==> flow/design.v (excerpt) <==
module fir_filter
#(
    parameter NUM_ELEMENTS = 7
)
(
    input clk,
    input rst,
    input [ 7 : 0 ] weight_data,
    input [ 2 : 0 ] weight_idx,
    input weight_valid,
    output weight_ready,
    input [ 7 : 0 ] input_data,
    input input_valid,
    output input_ready,
    output [ 15 : 0 ] output_data,
    input output_ready,
    output output_valid
);
    assign weight_ready = 1;
    assign input_ready = 1;
    assign output_valid = 1;
    reg [7:0] weights [NUM_ELEMENTS-1:0];
    reg [7:0] values [NUM_ELEMENTS-1:0];
    integer i;
    always@(posedge clk)begin
        if (rst)begin
            for (i = 0; i< NUM_ELEMENTS; i = i+1)
                weights[i] = 0;
        end else if (weight_valid)
            weights[weight_idx] = weight_data;
        for (i = NUM_ELEMENTS-1; i> 0; i=i-1)begin
            values[i] <= rst?0:values[i-1];
        end
        values[0] <= rst?0:input_data;
    end
    wire [15:0] intermediate_sums [NUM_ELEMENTS-1:0];
    assign output_data = intermediate_sums[NUM_ELEMENTS-1];  
    generate
        genvar j;
        for (j = 0; j<NUM_ELEMENTS; j=j+1)begin:summation
            assign intermediate_sums[j] = (j?intermediate_sums[j-1]:0) + values[j]*weights[j];
        end
    endgenerate
endmodule
For scale: ~1900 cells after synthesis, roughly 110 flip-flops, ~43 I/O pins, ~19000 µm² of cells after synthesis.
==> flow/config.mk <==
export PLATFORM = sky130hd
export DESIGN_NAME = fir_filter
export DESIGN_NICKNAME = fir_filter
export VERILOG_FILES = /design/flow/design.v
export SDC_FILE = /design/flow/constraint.sdc
export NUM_CORES = 4
export LEC_CHECK = 0
export ABC_AREA = 0
export CAP_MARGIN = 20
export CELL_PAD_IN_SITES_GLOBAL_PLACEMENT = 0
export CORE_ASPECT_RATIO = 0.53
export CORE_MARGIN = 2
export CORE_UTILIZATION = 70
export CTS_CLUSTER_DIAMETER = 87
export GPL_ROUTABILITY_DRIVEN = 1
export GPL_TIMING_DRIVEN = 1
export MIN_ROUTING_LAYER = met1
export SETUP_SLACK_MARGIN = -0.15
export SLEW_MARGIN = 20
export TNS_END_PERCENT = 10
==> flow/constraint.sdc <==
create_clock -name core_clock -period 7.86 [get_ports {clk}]
set_input_delay 1.5720 -clock core_clock [delete_from_list [all_inputs] [get_ports {clk}]]
set_output_delay 1.5720 -clock core_clock [all_outputs]
set_load 0.01 [all_outputs]
run.sh (not shown) runs the stock make flow with config.mk's settings and CLKGATE_MAP_FILE=.
The first run finished but failed the layout checks on setup timing.
Next try:
Settings changed: ABC_AREA 0 to not set, CELL_PAD_IN_SITES_GLOBAL_PLACEMENT 0 to not set, CORE_ASPECT_RATIO 0.53 to not set, CORE_UTILIZATION 70 to 40, CTS_CLUSTER_DIAMETER 87 to not set, GPL_ROUTABILITY_DRIVEN 1 to not set, GPL_TIMING_DRIVEN 1 to not set, HOLD_SLACK_MARGIN set to 0.03, MIN_ROUTING_LAYER met1 to not set, SETUP_SLACK_MARGIN -0.15 to 3.51, TNS_END_PERCENT 10 to not set.
Clock period 7.86 ns to 13.0 ns, I/O delays scaled along.
Outcome:
- This time the run went through all stages and came out clean
- global-route usage falls by 18 points
- synthesized area stays the same
- total power came out lower by 45%
- cell area falls by 1.9%
- critical path depth went down by 1
Next try:
Settings changed: CORE_ASPECT_RATIO set to 0.56, GPL_TIMING_DRIVEN set to 0, HOLD_SLACK_MARGIN 0.03 to not set.
Effect: Non-clock buffer count rises by 33. Synthesized cell count stays the same. Power rises by 8.2%. Final cell count rises by 1.4%. Global-route usage rises by 1.4 points. Clock skew rises by 4.4 ps. Setup slack loses 150 ps. Die area hardly moves. Sequential power hardly moves. Synthesized area stays the same. Worst hold slack gains 3.4 ps.
Next try:
Settings changed: CORE_ASPECT_RATIO 0.56 to 0.5, CORE_UTILIZATION 40 to 65, CTS_CLUSTER_DIAMETER set to 393, CTS_CLUSTER_SIZE set to 99, GPL_TIMING_DRIVEN 0 to not set, SETUP_SLACK_MARGIN 3.51 to not set, TNS_END_PERCENT set to 5.
What happened:
- wire length decreases by a little under a tenth
- cell area came out lower by a few percent
- fmax goes down by a few percent
- via count came out lower slightly
- sequential cell count does not change
- global-route usage grows by 12 points
- worst hold slack improved by 42 ps
- synthesized cell count stays the same

run A:
The RTL this note starts from:
==> flow/design.v <==
`timescale 1ns / 1ps
module fir_filter
#(
    parameter NUM_ELEMENTS = 7
)
(
    input clk,
    input rst,
    input [ 7 : 0 ] weight_data,
    input [ 2 : 0 ] weight_idx,
    input weight_valid,
    output weight_ready,
    input [ 7 : 0 ] input_data,
    input input_valid,
    output input_ready,
    output [ 15 : 0 ] output_data,
    input output_ready,
    output output_valid
);
    assign weight_ready = 1;
    assign input_ready = 1;
    assign output_valid = 1;
    reg [7:0] weights [NUM_ELEMENTS-1:0];
    reg [7:0] values [NUM_ELEMENTS-1:0];
    integer i;
    always@(posedge clk)begin
        if (rst)begin
            for (i = 0; i< NUM_ELEMENTS; i = i+1)
                weights[i] = 0;
        end else if (weight_valid)
            weights[weight_idx] = weight_data;
        for (i = NUM_ELEMENTS-1; i> 0; i=i-1)begin
            values[i] <= rst?0:values[i-1];
        end
        values[0] <= rst?0:input_data;
    end
    wire [15:0] intermediate_sums [NUM_ELEMENTS-1:0];
    assign output_data = intermediate_sums[NUM_ELEMENTS-1];  
    generate
        genvar j;
        for (j = 0; j<NUM_ELEMENTS; j=j+1)begin:summation
            assign intermediate_sums[j] = (j?intermediate_sums[j-1]:0) + values[j]*weights[j];
        end
    endgenerate
endmodule
make LEC_CHECK=0 ABC_AREA=1 CAP_MARGIN=20 CORE_MARGIN=2 CORE_UTILIZATION=72 CTS_CLUSTER_DIAMETER=29 CTS_CLUSTER_SIZE=34 PLACE_DENSITY_LB_ADDON=0.2 SETUP_SLACK_MARGIN=0.94 SLEW_MARGIN=20 finish   # period 7.74 ns
Although it ran to completion, run A produced a layout that fails the final checks because of negative setup slack.
diff inputs: run A => run B
- ABC_AREA no longer set, was 1
- SETUP_SLACK_MARGIN no longer set, was 0.94
- CTS_CLUSTER_SIZE no longer set, was 34
- CORE_UTILIZATION now 20, was 72
- CTS_CLUSTER_DIAMETER no longer set, was 29
- PLACE_DENSITY_LB_ADDON no longer set, was 0.2
- the clock period (ns, I/O delays scaled along) now 11.4, was 7.74
## What came out
- Per the final summary, run B finished and its layout is clean on timing, DRC and antenna.
- Compared run B vs run A, and detail-routed net length per standard cell is down in run B.
- Run A reports its capture point of the worst path as output_data[14] while run B reports output_data[15].
- Relative to run A, run B improves first-pass GRT wire length.
- Area after synthesis was higher in run A than in run B.
- Highest ir drop seen on vdd | run B below run A
Power and IR drop assume default switching activity.
